==> job 3172: inputs <==
## FPA_final
module FPA_final (
input clk,
input rst,
input [31 : 0] in1,
input [31 : 0] in2,
output [31 : 0] OUT
);
wire [31 : 0]A;
wire [31 : 0]B;
wire [31 : 0]C;
Registers operand1_reg (clk,rst, in1, A);
Registers operand2_reg (clk, rst, in2, B);
FPA B1 ( .A(A), .B(B), .Sum(C), .Cout(), .of());
Registers output_reg (clk,rst, C, OUT);
endmodule
clock: 11.6 ns
lec_check: 0
cap_margin: 0
core_margin: 2
core_utilization: 68
cts_cluster_diameter: 347
cts_cluster_size: 45
setup_slack_margin: -0.64
slew_margin: 20
run.sh (not shown) runs the stock make flow with config.mk's settings and CLKGATE_MAP_FILE=.
==> inputs of job 9215, as changes to job 3172 <==
==> flow/config.mk (replaced) <==
export PLATFORM = sky130hd
export DESIGN_NAME = FPA_final
export DESIGN_NICKNAME = FPA_final
export VERILOG_FILES = /design/flow/design.v
export SDC_FILE = /design/flow/constraint.sdc
export NUM_CORES = 4
export LEC_CHECK = 0
export ABC_AREA = 1
export CAP_MARGIN = 20
export CORE_MARGIN = 2
export CORE_UTILIZATION = 72
export CTS_CLUSTER_SIZE = 98
export PLACE_DENSITY = 0.37
export SLEW_MARGIN = 20
export TNS_END_PERCENT = 15
==> flow/constraint.sdc (replaced) <==
create_clock -name core_clock -period 13.8 [get_ports {clk}]
set_input_delay 2.7600 -clock core_clock [delete_from_list [all_inputs] [get_ports {clk}]]
set_output_delay 2.7600 -clock core_clock [all_outputs]
set_load 0.01 [all_outputs]
==> results <==
| item | job 3172 | job 9215 |
|---|---|---|
| Synth Instances | 2385 | 2845 |
| Fa+ha+maj area frac | 7.95% | 8.17% |
| # rows | 56 | 54 |
| Mean Syn Cell Area | 6.86 sq um | 5.60 sq um |
| Multiplexer share | 5.37% | 0% |
| Result of the run | aborted with a tool error | aborted with a tool error |
| Last stage reached | detailed placement | clock tree synthesis |
| Post-synthesis chip area from yosys | 16400 sq um | 15900 sq um |
| DIE HEIGHT | 159 microns | 153 microns |
| Simple share | 28.5% | 37.8% |
| Combined area of all synthesized cells | 16400 sq um | 15900 sq um |
| Xor/xnor cell area share of the yosys netlist | 5.78% | 5.38% |
| Floorplan die width | 159 microns | 153 microns |
| Initial Utilization | 69.5% | 73.2% |

* * *

==> build 37: inputs <==
==> flow/design.v <==
module Registers  (
    input clk,
    input rst,
    input [31:0] in,
    output reg [31:0]  out
);
always @(posedge clk )
begin
    if(rst == 1'b1)
    begin
        out<=0;
    end
    else 
    begin
        out<=in;
    end
end
endmodule
module full_adder
(input i_bit1,input i_bit2, input i_carry,output o_sum,output o_carry);
wire g1,p1;
assign g1=i_bit1 & i_bit2;
assign p1=i_bit1 ^ i_bit2;
assign o_sum=p1 ^ i_carry;
assign o_carry = g1 | (p1&i_carry);
endmodule
module four_bit_adder(input [3:0] A,input [3:0]  B,input Cin,  output [3:0]  Sum,output   Cout);
    wire [3:0] C; 
    genvar i;
    generate
        for (i = 0; i < 4; i = i + 1) begin : loop
            full_adder FA(
                .i_bit1(A[i]),
                .i_bit2(B[i]),
                .i_carry(i == 0 ? Cin : C[i - 1]),
                .o_sum(Sum[i]),
                .o_carry(C[i])
            );
        end
    endgenerate
    assign Cout=C[3];
endmodule
module CSA  #(parameter N = 32)(input [N-1:0] A,input [N-1:0]  B,input Cin,  output [N-1:0]  Sum,output   Cout,output Overflow);
    wire [N-1:0] S0;
    wire [N-1:0] S1;
    wire [(N/4)-1:0] C0;
    wire [(N/4)-1:0] C1;
    wire [(N/4)-1:0] C;
    four_bit_adder A_inst(.A(A[3:0]),.B(B[3:0]),.Cin(Cin),.Sum(Sum[3:0]),.Cout(C[0])); 
    genvar i;
    generate
        for (i = 0; i < N/4-1; i = i + 1) begin : loop1
            four_bit_adder A0(
                .A(A[i*4+7:i*4+4]),
                .B(B[i*4+7:i*4+4]),
                .Cin(1'b0),
                .Sum(S0[i*4+7:i*4+4]),
                .Cout(C0[i+1])
            );
            four_bit_adder A1(
                .A(A[i*4+7:i*4+4]),
                .B(B[i*4+7:i*4+4]),
                .Cin(1'b1),
                .Sum(S1[i*4+7:i*4+4]),
                .Cout(C1[i+1])
            );
        end
    endgenerate
    genvar j;
    generate
    for (j = 0; j < N/4-1; j = j + 1) begin : loop2
        assign Sum[j*4+7:j*4+4] = C[j] ? S1[j*4+7:j*4+4] : S0[j*4+7:j*4+4];
        assign C[j+1] = C[j] ? C1[j+1] : C0[j+1];
    end
endgenerate
    assign Cout=C[(N/4)-1];
    assign Overflow=(A[N-1]==B[N-1]&&(A[N-1])!=Sum[N-1]);
endmodule
module normalizer
(input [23:0] A_mantissa,input [7:0] A_exponent, output  reg [22:0] O_mantissa ,output reg [7:0] O_exponent);
reg [23:0] temp_mantissa;
always @ (*)
begin 
    if(A_mantissa[23:0]==24'b000000000000000000000001)
    begin 
        temp_mantissa=A_mantissa<<23;
        O_exponent=A_exponent-23;
    end
    else if(A_mantissa[23:1]==23'b00000000000000000000001)
    begin 
        temp_mantissa=A_mantissa<<22;
        O_exponent=A_exponent-22;
    end
    else if(A_mantissa[23:2]==22'b0000000000000000000001)
    begin 
        temp_mantissa=A_mantissa<<21;
        O_exponent=A_exponent-21;
    end
    else if(A_mantissa[23:3]==21'b000000000000000000001)
    begin 
        temp_mantissa=A_mantissa<<20;
        O_exponent=A_exponent-20;
    end
    else if(A_mantissa[23:4]==20'b00000000000000000001)
    begin 
        temp_mantissa=A_mantissa<<19;
        O_exponent=A_exponent-19;
    end
    else if(A_mantissa[23:5]==19'b0000000000000000001)
    begin 
        temp_mantissa=A_mantissa<<18;
        O_exponent=A_exponent-18;
    end
    else if(A_mantissa[23:6]==18'b000000000000000001)
    begin 
        temp_mantissa=A_mantissa<<17;
        O_exponent=A_exponent-17;
    end
    else if(A_mantissa[23:7]==17'b00000000000000001)
    begin 
        temp_mantissa=A_mantissa<<16;
        O_exponent=A_exponent-16;
    end
    else if(A_mantissa[23:8]==16'b0000000000000001)
    begin 
        temp_mantissa=A_mantissa<<15;
        O_exponent=A_exponent-15;
    end
    else if(A_mantissa[23:9]==15'b000000000000001)
    begin 
        temp_mantissa=A_mantissa<<14;
        O_exponent=A_exponent-14;
    end
    else if(A_mantissa[23:10]==14'b00000000000001)
    begin 
        temp_mantissa=A_mantissa<<13;
        O_exponent=A_exponent-13;
    end
    else if(A_mantissa[23:11]==13'b0000000000001)
    begin 
        temp_mantissa=A_mantissa<<12;
        O_exponent=A_exponent-12;
    end
    else if(A_mantissa[23:12]==12'b000000000001)
    begin 
        temp_mantissa=A_mantissa<<11;
        O_exponent=A_exponent-11;
    end
    else if(A_mantissa[23:13]==11'b00000000001)
    begin 
        temp_mantissa=A_mantissa<<10;
        O_exponent=A_exponent-10;
    end
    else if(A_mantissa[23:14]==10'b0000000001)
    begin 
        temp_mantissa=A_mantissa<<9;
        O_exponent=A_exponent-9;
    end
    else if(A_mantissa[23:15]==9'b000000001)
    begin 
        temp_mantissa=A_mantissa<<8;
        O_exponent=A_exponent-8;
    end
    else if(A_mantissa[23:16]==8'b00000001)
    begin 
        temp_mantissa=A_mantissa<<7;
        O_exponent=A_exponent-7;
    end
    else if(A_mantissa[23:17]==7'b0000001)
    begin 
        temp_mantissa=A_mantissa<<6;
        O_exponent=A_exponent-6;
    end
    else if(A_mantissa[23:18]==6'b000001)
    begin 
        temp_mantissa=A_mantissa<<5;
        O_exponent=A_exponent-5;
    end
    else if(A_mantissa[23:19]==5'b00001)
    begin 
        temp_mantissa=A_mantissa<<4;
        O_exponent=A_exponent-4;
    end
    else if(A_mantissa[23:20]==4'b0001)
    begin 
        temp_mantissa=A_mantissa<<3;
        O_exponent=A_exponent-3;
    end
    else if(A_mantissa[23:21]==3'b001)
    begin 
        temp_mantissa=A_mantissa<<2;
        O_exponent=A_exponent-2;
    end
    else if(A_mantissa[23:22]==3'b01)
    begin 
        temp_mantissa=A_mantissa<<1;
        O_exponent=A_exponent-1;
    end
    else 
    begin
        temp_mantissa=A_mantissa;
        O_exponent=A_exponent;
    end 
O_mantissa=temp_mantissa[22:0];
end
endmodule
module FPA
(input [31:0] A, input [31:0] B, output [31:0] Sum,output Cout,output reg of);
reg  A_sign;
reg  B_sign;
reg  O_sign;
reg [7:0] A_exponent ;
reg [7:0] B_exponent ;
wire [7:0] O_exponent ;
reg [24:0] O_temp1_exponent ;
reg [24:0] O_temp2_exponent ;
reg [23:0] A_mantissa ;
reg [23:0] B_mantissa ;
reg [23:0] temp1_mantissa ;
reg [23:0] temp2_mantissa ;
reg [23:0] O_mantissa ;
reg [24:0] O_temp1_mantissa ;
reg [24:0] O_temp2_mantissa ;
reg [7:0] temp ;
wire [7:0] final_exponent ;
wire [22:0] final_mantissa ;
wire [7:0] pre_exponent ;
wire [22:0] pre_mantissa ;
reg [23:0] A_Adder ;
reg [23:0] B_Adder ;
wire [23:0] Sum_Adder ;
wire Cin ;
wire c ;
 CSA #(24) c1( A_Adder,B_Adder,Cin,Sum_Adder ,c ,overflow);
assign Cin=1'b0;
always @ (*)
begin
    A_sign=A[31];
    B_sign=B[31];
    A_exponent=A[30:23];
    B_exponent=B[30:23];
    A_mantissa = {1'b1,A[22:0]};
    B_mantissa ={1'b1,B[22:0]};
    if(A_exponent > B_exponent ) begin
        temp=A_exponent-B_exponent;
        O_temp1_exponent=A_exponent;
        B_mantissa=B_mantissa>>temp;
    end
    else if (A_exponent < B_exponent )begin
        temp=B_exponent-A_exponent;
        O_temp1_exponent=B_exponent;
        temp1_mantissa=A_mantissa>>temp;
        A_mantissa=temp1_mantissa;
    end
    else 
    begin
        O_temp1_exponent=A_exponent;
    end
    if(A_sign == B_sign )
    begin
        A_Adder=A_mantissa;
        B_Adder=B_mantissa;
        O_sign=A_sign;
        O_temp1_mantissa={c,Sum_Adder};
    end
     else 
    begin
        if(A_sign==1'b1)
        begin
            temp1_mantissa=~A_mantissa+1'b1;
            temp2_mantissa=B_mantissa;
            A_Adder=temp1_mantissa;
            B_Adder=temp2_mantissa;
            O_temp2_mantissa={c,Sum_Adder};
            if(A_mantissa>= B_mantissa)
            begin 
                O_temp1_mantissa=~O_temp2_mantissa+1;
                O_temp1_mantissa[24]=1'b0;
            end
            else
            begin 
                O_temp1_mantissa=O_temp2_mantissa;
                O_temp1_mantissa[24]=1'b0;
            end
        end
        else 
        begin
            temp1_mantissa=A_mantissa;
            temp2_mantissa=~B_mantissa+1'b1;
            A_Adder=temp1_mantissa;
            B_Adder=temp2_mantissa;
            O_temp2_mantissa={c,Sum_Adder};
            if(A_mantissa <= B_mantissa)
            begin 
                O_temp1_mantissa=~O_temp2_mantissa+1;
                O_temp1_mantissa[24]=1'b0;
            end
            else
            begin 
                O_temp1_mantissa=O_temp2_mantissa;
                O_temp1_mantissa[24]=1'b0;
            end
        end
        if(A_mantissa>B_mantissa)
            O_sign=A_sign;
        else if(A_mantissa<B_mantissa)
            O_sign=B_sign;
        else
        begin
            O_sign=1'b0;
        end
    end
    if(O_temp1_mantissa[24]==1'b1)
    begin
        O_temp2_exponent=O_temp1_exponent+25'd1;
        O_mantissa=O_temp1_mantissa[24:1];
        if(O_mantissa == 23'd0 &  O_temp1_exponent== A_exponent & O_temp1_exponent== B_exponent )
            begin
                O_temp1_exponent=23'd0;
            end
        else
            O_temp1_exponent=O_temp2_exponent;
    end else
    begin
        O_mantissa=O_temp1_mantissa[23:0];
        if(O_mantissa == 23'd0 &  O_temp1_exponent== A_exponent & O_temp1_exponent== B_exponent )
            begin
                O_temp1_exponent=23'd0;
            end
   end 
end
assign O_exponent=O_temp1_exponent;
normalizer N_instance( O_mantissa, O_exponent, pre_mantissa , pre_exponent);
always @ (*)
begin
    if(pre_exponent == 8'd255  || A[30:23] == 8'd255  || B[30:23] == 8'd255)
        of=1'b1;
    else
        of=1'b0;
end
assign final_exponent = of ? 8'd0 : pre_exponent;
assign final_mantissa = of ? 23'd0 : pre_mantissa;
assign Sum={O_sign & ~of,final_exponent,final_mantissa};
assign Cout=O_temp1_mantissa[24];
endmodule
module FPA_final (
input clk,
input rst,
input [31 : 0] in1,
input [31 : 0] in2,
output [31 : 0] OUT
);
wire [31 : 0]A;
wire [31 : 0]B;
wire [31 : 0]C;
Registers operand1_reg (clk,rst, in1, A);
Registers operand2_reg (clk, rst, in2, B);
FPA B1 ( .A(A), .B(B), .Sum(C), .Cout(), .of());
Registers output_reg (clk,rst, C, OUT);
endmodule
==> flow/run.sh <==
#!/bin/bash
# the make line also repeats each setting of config.mk as NAME=value (left out here)
make -C /OpenROAD-flow-scripts/flow DESIGN_CONFIG=/design/flow/config.mk WORK_HOME=/design/flow/orfs CLKGATE_MAP_FILE= finish
==> flow/config.mk <==
export PLATFORM = sky130hd
export DESIGN_NAME = FPA_final
export DESIGN_NICKNAME = FPA_final
export VERILOG_FILES = /design/flow/design.v
export SDC_FILE = /design/flow/constraint.sdc
export NUM_CORES = 4
export LEC_CHECK = 0
export CAP_MARGIN = 20
export CORE_MARGIN = 2
export CORE_UTILIZATION = 58
export CTS_CLUSTER_SIZE = 46
export MAX_ROUTING_LAYER = met5
export SETUP_SLACK_MARGIN = 2.23
export SLEW_MARGIN = 20
==> flow/constraint.sdc <==
create_clock -name core_clock -period 14.9 [get_ports {clk}]
set_input_delay 2.9800 -clock core_clock [delete_from_list [all_inputs] [get_ports {clk}]]
set_output_delay 2.9800 -clock core_clock [all_outputs]
set_load 0.01 [all_outputs]
==> build 23: changes against build 37 <==
--- a/flow/config.mk
+++ b/flow/config.mk
@@ -8,7 +8,8 @@
 export CAP_MARGIN = 20
-export CORE_MARGIN = 2
-export CORE_UTILIZATION = 58
-export CTS_CLUSTER_SIZE = 46
-export MAX_ROUTING_LAYER = met5
-export SETUP_SLACK_MARGIN = 2.23
+export CORE_MARGIN = 9
+export CORE_UTILIZATION = 50
+export GPL_TIMING_DRIVEN = 0
+export MAX_ROUTING_LAYER = met4
+export MIN_ROUTING_LAYER = met2
+export PLACE_DENSITY_LB_ADDON = 0.25
 export SLEW_MARGIN = 20
==> flow/constraint.sdc (replaced) <==
create_clock -name core_clock -period 22.0 [get_ports {clk}]
set_input_delay 4.4000 -clock core_clock [delete_from_list [all_inputs] [get_ports {clk}]]
set_output_delay 4.4000 -clock core_clock [all_outputs]
set_load 0.01 [all_outputs]
==> trial 97: changes against build 37 <==
--- a/flow/config.mk
+++ b/flow/config.mk
@@ -10,5 +10,2 @@
 export CORE_UTILIZATION = 58
-export CTS_CLUSTER_SIZE = 46
-export MAX_ROUTING_LAYER = met5
-export SETUP_SLACK_MARGIN = 2.23
 export SLEW_MARGIN = 20
==> flow/constraint.sdc (replaced) <==
create_clock -name core_clock -period 11.6 [get_ports {clk}]
set_input_delay 2.3200 -clock core_clock [delete_from_list [all_inputs] [get_ports {clk}]]
set_output_delay 2.3200 -clock core_clock [all_outputs]
set_load 0.01 [all_outputs]
==> deck_impl_summary.md <==
Implementation Results

Status
  – Status: failed layout checks
  – Violated layout checks: negative setup slack

Cells and area
  – Comb area: 0.0138 mm2
  – Fin util: 0.762
  – ClkCell Share: 0.0142

Power
  – Comb pwr share: 0.848
  – Clock group total power: 247 uW

Timing
  – Fmax: 65.3 MHz
  – Endpoints failing setup: 32
  – Final worst setup slack: -414 ps

Route
  – Highest Signal Layer: met5

Die
  – Well tap count: 378

Global routing
  – GRT Max-Usage Layer: met2

Critical path
  – Slowest stage delay, CP: 570 ps
[end of results for build 37]
==> deck_impl_summary.md <==
Key Metrics from the Run

Placement
  – Hpwl dp: 64.8 mm

CTS
  – Clock sinks: 96
  – Root Buffer Master: clkbuf_16

Status
  – Tool error: [ERROR GRT-0116] Global routing finished with congestion. Check the congestion regions in the DRC Viewer.
  – Fail Step: 5_1_grt
  – Status: aborted with a tool error

Die
  – Site Rows: 65

Global routing
  – GRT Max-Usage Layer: met3

Synthesis
  – Area reported by Yosys stat: 0.0164 mm2
[end of results for build 23]
==> deck_impl_summary.md <==
Key Metrics from the Run

Synthesis
  – XOR/XNOR Fraction of Synth Area: 0.0578
  – Area reported by Yosys stat: 0.0164 mm2
  – Synth top cells by count: 270 x nand2_1, 223 x nor2_1, 188 x a21oi_1
  – Cells after Synth: 2385
  – Distinct cells, synth: 103
  – Top-area cell share: 0.117

Global routing
  – M1 GR Usage: 0.740
  – GRT Max-Usage Layer: met2

Status
  – Status: aborted with a tool error
  – Fail Step: 5_1_grt
  – Tool error: [ERROR GRT-0232] Routing congestion too high. Check the congestion heatmap in the GUI.

CTS
  – Num CTS Buffers: 9
[end of results for trial 97]
No activity file was given, so power comes from the tool's default toggle rates.
